==> inputs of run a <==
==> flow/design.v <==
module keypad_encoder_4x4(input [7:0]data,output reg [3:0] encode_data);
  always @(data) begin
    case(data)
      8'h81: encode_data = 4'd0;
      8'h82: encode_data = 4'd1;
      8'h84: encode_data = 4'd2;
      8'h88: encode_data = 4'd3;
      8'h41: encode_data = 4'd4;
      8'h42: encode_data = 4'd5;
      8'h44: encode_data = 4'd6;
      8'h48: encode_data = 4'd7;
      8'h21: encode_data = 4'd8;
      8'h22: encode_data = 4'd9;
      8'h24: encode_data = 4'd10;
      8'h28: encode_data = 4'd11;
      8'h11: encode_data = 4'd12;
      8'h12: encode_data = 4'd13;
      8'h14: encode_data = 4'd14;
      8'h18: encode_data = 4'd15;
      default: encode_data = 4'd0;
  endcase
 end
endmodule
module keypad_scanner #(parameter rows_count=4, 
                        parameter cols_count=4)(input clk, rst, start, input [rows_count-1:0] rows, input ack, 
                                                output reg[cols_count-1:0] cols,output reg[cols_count+rows_count-1:0] data, output reg done);
  typedef enum {scan_rows, detect_row, wait_key_release} States_e;
  States_e state,nextState;
  always_ff @(posedge clk) begin: rst_clk_blk
    if(!rst) begin
      state <= scan_rows;
    end
    else
      state <= nextState;
  end:rst_clk_blk
  always_ff @(posedge clk) begin: Scanning
   if (!rst) begin 
      cols <= '0;
      cols[0] <= 1; 
   end
   else begin
   if(start == 1) begin:start_fsm
    case(state) 
      scan_rows: begin
                     if(rows == 0) begin
                       cols <= {cols[cols_count-2:0],cols[cols_count-1]}; 
                     end
      end
 endcase
   end
  end
  end:Scanning
  always_comb begin
     case(state) 
      scan_rows: begin 
                   data = '0;
                   done = 0;
                 end
      detect_row: begin 
                    if (ack == 0) begin data = {rows,cols};
                                        done = 1;
                                  end
                    else begin data = 0;
                               done = 0;
                  end
                end            
      wait_key_release: begin 
                   data = 0;
                   done = 0;
                 end  
      default: begin 
                   data = 0;
                   done = 0;
                 end  
    endcase
  end
  always_comb begin: state_change
   case(state) 
     scan_rows: begin
                 if(rows != 0 )
                      nextState = detect_row;
                 else
                      nextState = scan_rows;
     end
     detect_row: if(ack == 1) begin
                    nextState = wait_key_release;
                 end
                 else nextState = detect_row;
     wait_key_release: if(rows != 0) nextState = wait_key_release;
                       else          nextState = scan_rows;
     default: nextState = scan_rows;
   endcase
  end:state_change
endmodule
module keypad_controller #(parameter cols_count=4,parameter rows_count=4)(
                           input clk, rst, enable, ack,
                           output [cols_count-1:0] cols,
                           input [rows_count-1:0]rows,
                           output reg [3:0] encode_data,
                           output reg done);
  wire [cols_count+rows_count-1:0] data;
  keypad_scanner kpad_scanner(.clk(clk), .rst(rst), .start(enable), .rows(rows),.cols(cols),.data(data),.ack(ack),.done(done));
  keypad_encoder_4x4 kpad_encode(.data(data),.encode_data(encode_data));
endmodule
module alu #(parameter BCDdigits=2)(           input [3:0]operator,
					       input bit op1_sign,
					       input bit op2_sign,
                                               input [BCDdigits*4-1:0] operand1,operand2,
                                               output reg [BCDdigits*4*2-1:0]result,
                                               output reg sign);
  parameter plus     = 4'd10;
  parameter subtract = 4'd11;
  parameter mul      = 4'd12;
  parameter div      = 4'd13;
  always_comb begin
     sign = 0;
     case(operator) 
        plus: begin
             if(op1_sign == 0 && op2_sign == 0) begin
	     result =  operand1 + operand2;
             sign = 0;
	     end
	     else if(op1_sign == 0 && op2_sign == 1) begin
	     result =  operand1 - operand2;
             sign = 0;
	     end
	     else if(op1_sign == 1 && op2_sign == 0) begin
	       if (operand1 < operand2) begin
	         result =  operand2 - operand1;
                 sign = 0;
	       end
	       else begin
	         result = operand1 - operand2;
	         sign = 1;
	       end
	       end
	     else begin
	     result =  operand1 + operand2;
             sign = 1;
	     end
            end
        subtract: begin
             if(op1_sign == 0 && op2_sign == 0) begin
	      if (operand1 < operand2) begin
               result = operand2 - operand1;
               sign = 1;
             end
             else begin
               result = operand1 - operand2;
               sign = 0;
             end
             end
            else if(op1_sign == 1 && op2_sign == 1) begin
	      if (operand1 < operand2) begin
               result = operand2 - operand1;
               sign = 0;
             end
             else begin
               result = operand1 - operand2;
               sign = 1;
             end
             end
            else if(op1_sign == 0 && op2_sign == 1) begin
	       result = operand1 + operand2;
               sign = 0;
            end
            else begin
	       result = operand1 + operand2;
               sign = 1;
             end
            end
        mul: begin
             if(op1_sign == 0 && op2_sign == 0) begin
	      result =  operand1 * operand2;
              sign = 0;
	     end
	     else if(op1_sign == 0 && op2_sign == 1) begin
	     result =  operand1 * operand2;
             sign = 1;
	     end
	     else if(op1_sign == 1 && op2_sign == 0) begin
	     result =  operand1 * operand2;
             sign = 1;
	     end
	     else begin
	     result =  operand1 * operand2;
             sign = 0;
	     end
            end
        div: begin
               if(operand2 == 0) result = 0;      
               else  begin
             if(op1_sign == 0 && op2_sign == 0) begin
	      result =  operand1 / operand2;
              sign = 0;
	     end
	     else if(op1_sign == 0 && op2_sign == 1) begin
	     result =  operand1 / operand2;
             sign = 1;
	     end
	     else if(op1_sign == 1 && op2_sign == 0) begin
	     result =  operand1 / operand2;
             sign = 1;
	     end
	     else begin
	     result =  operand1 / operand2;
             sign = 0;
	     end
	       end
            end
        default: begin 
	          result = 0;
		  sign = 0;
		 end
      endcase
  end
endmodule
module BCD2binary #(parameter BCDdigits = 4)(input [BCDdigits*4-1:0] bcd,
                                             output reg [BCDdigits*4-1:0] binary);
 always @(bcd)begin
    binary = bcd[15:12]* 10'd1000 + bcd[11:8] * 8'd100 +bcd[7:4] * 8'd10 + bcd[3:0]; 
 end
endmodule
module binary2BCD(input [15:0] binary,
                  output reg [15:0] bcd);
  reg[3:0] digit1,digit2,digit3,digit4;
  integer counter;
  always @(binary) begin
      digit1 = 0;
      digit2 = 0;
      digit3 = 0;
      digit4 = 0;
      counter = 0;
   if(binary <= 16'h270f) begin   
    for (counter = 15; counter >= 0; counter = counter - 1) begin
      if(digit2 >= 5)  digit2 = digit2 + 3;
      if(digit3 >= 5)  digit3 = digit3 + 3;
      if(digit4 >= 5)  digit4 = digit4 + 3;
      digit1 = digit1 << 1;
      digit1[0] = digit2[3];
      digit2 = digit2 << 1;
      digit2[0] = digit3[3];
      digit3 = digit3 << 1;
      digit3[0] = digit4[3];
      digit4 = digit4 << 1;
      digit4[0] = binary[counter];  
    end
   bcd = {digit1,digit2,digit3,digit4};
  end
  else begin
    bcd = {4'h0,4'ha,4'hb,4'hb};
  end
  end
endmodule
`timescale 1 ns / 1 ns
module control_logic #(parameter BCDdigits=2)(input [3:0] data,
                                            input clk, rst, done,
                                            output reg ack,
                                            output reg [BCDdigits*4*2-1:0] display,
                                            output reg sign);
  typedef enum {start, receiveBCDdigits_set1, receiveOperation, receiveBCDdigits_set2, compute_and_continue, ack_BCDdigits_set1, ack_BCDdigits_set2, ack_operation} States_e;
  States_e state,nextState;
  reg [BCDdigits*4-1:0] operand1,operand2;
  reg [3:0] operator;
  reg op1_sign;
  wire [BCDdigits*4*2-1:0] op_bin1,op_bin2;
  wire [BCDdigits*4*2-1:0] op;
  wire op2_sign,alu_sign;
  reg [15:0] alu_op1,alu_op2;    
  reg [31:0] alu_result;
  reg [15:0] condt_result;
  assign condt_result = (alu_result > 32'd9999) ? '1:alu_result[15:0];
  assign op2_sign = '0;
  alu#(.BCDdigits(4)) alu(.operator(operator),.operand1(op_bin1),.operand2(op_bin2),.result(alu_result),.sign(alu_sign),.op1_sign(op1_sign),.op2_sign(op2_sign));  
  BCD2binary bb1(.bcd(alu_op1),.binary(op_bin1));
  BCD2binary bb2(.bcd(alu_op2),.binary(op_bin2));
  binary2BCD b2b(.binary(condt_result),.bcd(op));
  always_ff @(posedge clk) begin: rst_clk_blk
    if(!rst) begin
     state <= start;
    end
    else
      state <= nextState;
  end:rst_clk_blk
 always @(posedge clk) begin:fsm_logic
      case(state)
        start:   begin  ack <= '0;
                   operand1 <= '0;
                   operand2 <= '0;
                   operator <= '0;
                   alu_op1  <= '0;
                   alu_op2  <= '0; 
                   op1_sign <= '0;
                 end
        receiveBCDdigits_set1: begin 
                            ack <= 1;
                            if(data <= 4'd9) begin   
                              operand1 <= {operand1[BCDdigits*4-4-1:0],data};   
                            end
                            sign <= 0;
                           end
        ack_BCDdigits_set1: 
                            begin 
                               ack <= 0;
                               alu_op1 <= operand1;
                               display <= operand1;
                            end
        receiveOperation: begin
                           ack <= 1;
                           operator <= data[3:0];   
                          end
        ack_operation: 
                       begin 
                          ack <= 0;
                       end
        receiveBCDdigits_set2: begin 
                           ack <= 1;
                             operand2 <= {operand2[BCDdigits*4-4-1:0],data};   
                           sign <= 0;
                         end
        ack_BCDdigits_set2: 
                            begin
                              ack <= 0;
			      sign <= 0;
                              display <= operand2;
                              alu_op2 <= operand2;
                            end
        compute_and_continue: begin 
                         ack <= 1;
                         if(data >=4'd9) begin   
                           if(op != 16'habb) alu_op1 <= op;
                           else alu_op1 <= 0;
                           op1_sign <= alu_sign;
                           operand2 <= '0;
                           alu_op2 <= '0;
                           operator <= data[3:0];
                           display <= op; 
			   sign <= alu_sign;
                         end
                   end
        endcase
  end:fsm_logic
  always_comb begin: always_comb_nextstate
    case(state)
         start:           if(done == 1) nextState = receiveBCDdigits_set1;
                          else nextState = start;
        receiveBCDdigits_set1: 
                          if (done == 1) nextState = ack_BCDdigits_set1;
                          else nextState = receiveBCDdigits_set1;
        ack_BCDdigits_set1: 
                         if(done == 1 && data <= 4'd9) 
                           nextState = receiveBCDdigits_set1;
                         else if (done == 1 && data <=4'd13) 
                           nextState = receiveOperation;
                         else if(done ==1)
                           nextState = start;
                         else nextState = ack_BCDdigits_set1;
        receiveOperation:
                          if(done == 1) nextState = ack_operation;
                          else nextState = receiveOperation;
        ack_operation: 
                     if(done==1)
                       nextState = receiveBCDdigits_set2;
                     else nextState = ack_operation;
        receiveBCDdigits_set2:
                          if (done == 1) nextState = ack_BCDdigits_set2;
                          else nextState = receiveBCDdigits_set2;
        ack_BCDdigits_set2:
                         if(done == 1 && data <= 4'd9) 
                           nextState = receiveBCDdigits_set2;
                         else if (done == 1 && data <= 4'd14) 
                           nextState = compute_and_continue;
                         else if(done ==1)
                           nextState = start;
                         else nextState = ack_BCDdigits_set2;
        compute_and_continue: if (data <= 4'd13)
                           nextState = ack_operation;
                         else if (done == 1)
                           nextState = start;
                         else nextState = compute_and_continue;
        default : nextState = start;       
        endcase
  end: always_comb_nextstate
endmodule
module BCD2seg7 (input [3:0] bcd,
                 output reg [7:0]leds);
	always @(bcd)
		case (bcd)      
			4'h0: leds = 8'b0111_1110;
	   		4'h1: leds = 8'b0011_0000;
			4'h2: leds = 8'b0110_1101;
			4'h3: leds = 8'b0111_1001;
			4'h4: leds = 8'b0011_0011;
			4'h5: leds = 8'b0101_1011;
			4'h6: leds = 8'b0101_1111;
			4'h7: leds = 8'b0111_0000;
			4'h8: leds = 8'b0111_1111;
			4'h9: leds = 8'b0111_1011;
			4'ha: leds = 8'b0100_1111;   
			4'hb: leds = 8'b0000_0101;   
			default: leds = 8'b0000_0000;
		endcase
endmodule
module display #(parameter BCDdigits = 2)(input [BCDdigits*4*2-1:0] display_data,
                                          output wire [7:0]seven_seg_data1,seven_seg_data2,seven_seg_data3,seven_seg_data4);
 BCD2seg7 disp1(.bcd(display_data[15:12]),.leds(seven_seg_data1));
 BCD2seg7 disp2(.bcd(display_data[11:8]),.leds(seven_seg_data2));
 BCD2seg7 disp3(.bcd(display_data[7:4]),.leds(seven_seg_data3));
 BCD2seg7 disp4(.bcd(display_data[3:0]),.leds(seven_seg_data4));
endmodule
`timescale 1 ns / 1 ns
module calculator #(parameter BCDdigits = 2,parameter cols_count=4,parameter rows_count=4)(
                                                                                          input clk,rst,start,
                                                                                          output [cols_count-1:0] cols,
                                                                                          input [rows_count-1:0] rows,
                                                                                          output reg [7:0] digit1,digit2,digit3,digit4,
                                                                                          output reg sign);
  wire [BCDdigits*4*2-1:0] display;
  wire [3:0]encode_data;
  wire done,ack;
  keypad_controller kpad_controller(.clk(clk), .rst(rst), .enable(start), .ack(ack),.cols(cols),.rows(rows),.encode_data(encode_data),.done(done));
  control_logic control_logic(.data(encode_data), .clk(clk), .rst(rst), .done(done), .ack(ack), .display(display),.sign(sign));
  display disp(.display_data(display[15:0]),.seven_seg_data1(digit1),.seven_seg_data2(digit2),.seven_seg_data3(digit3),.seven_seg_data4(digit4));
 endmodule
==> flow/run.sh <==
#!/bin/bash
# the make line also repeats each setting of config.mk as NAME=value (left out here)
make -C /OpenROAD-flow-scripts/flow DESIGN_CONFIG=/design/flow/config.mk WORK_HOME=/design/flow/orfs CLKGATE_MAP_FILE= finish
==> flow/config.mk <==
export PLATFORM = sky130hd
export DESIGN_NAME = calculator
export DESIGN_NICKNAME = calculator
export VERILOG_FILES = /design/flow/design.v
export SDC_FILE = /design/flow/constraint.sdc
export NUM_CORES = 4
export LEC_CHECK = 0
export ABC_AREA = 0
export CAP_MARGIN = 0
export CORE_ASPECT_RATIO = 1.14
export CORE_MARGIN = 2
export CORE_UTILIZATION = 50
export CTS_CLUSTER_DIAMETER = 163
export CTS_CLUSTER_SIZE = 100
export SLEW_MARGIN = 25
==> flow/constraint.sdc <==
create_clock -name core_clock -period 140.0 [get_ports {clk}]
set_input_delay 28.0000 -clock core_clock [delete_from_list [all_inputs] [get_ports {clk}]]
set_output_delay 28.0000 -clock core_clock [all_outputs]
set_load 0.01 [all_outputs]
==> run b (differences from run a) <==
- CAP_MARGIN: 0 -> 35
- CORE_ASPECT_RATIO: 1.14 -> 0.53
- CTS_CLUSTER_DIAMETER: 163 -> not set
- CTS_CLUSTER_SIZE: 100 -> 32
- HOLD_SLACK_MARGIN: not set -> -0.09
- PLACE_DENSITY: not set -> 0.66
==> flow/constraint.sdc (replaced) <==
create_clock -name core_clock -period 87.7 [get_ports {clk}]
set_input_delay 17.5400 -clock core_clock [delete_from_list [all_inputs] [get_ports {clk}]]
set_output_delay 17.5400 -clock core_clock [all_outputs]
set_load 0.01 [all_outputs]
==> results <==
Number of vias per cell: run a 6.34; run b 6.37
First-pass GRT wire length: run a 190000 um; run b 184000 um
Final critical-path required period: run a 95.54 ns; run b 82.49 ns
Cell count along the critical path: run a 396; run b 413
Status: run a no timing/DRC/antenna violations; run b no timing/DRC/antenna violations
Fmax: run a 10.5 MHz; run b 12.1 MHz
Initial antenna violation count: run a 3; run b 2
Worst hold margin: run a 0.520 ns; run b 0.508 ns
Fillcell total: run a 7105; run b 6797
Global-route usage over all layers: run a 31.0%; run b 29.4%
Largest fanout on the critical path: run a 22; run b 19
Vias in the first global route: run a 35044; run b 33550
Post-synthesis to final-layout area growth: run a 4.81%; run b 9.52%
Comb area share: run a 83.3%; run b 81.7%
Cells on worst reg2reg path: run a 396; run b 413
Core region area: run a 72100 um2; run b 72600 um2
Final core utilization: run a 53.1%; run b 55.1%
Final net count: run a 5479; run b 5613
Detailed-route wire length on metal 1: run a 50500 um; run b 59800 um
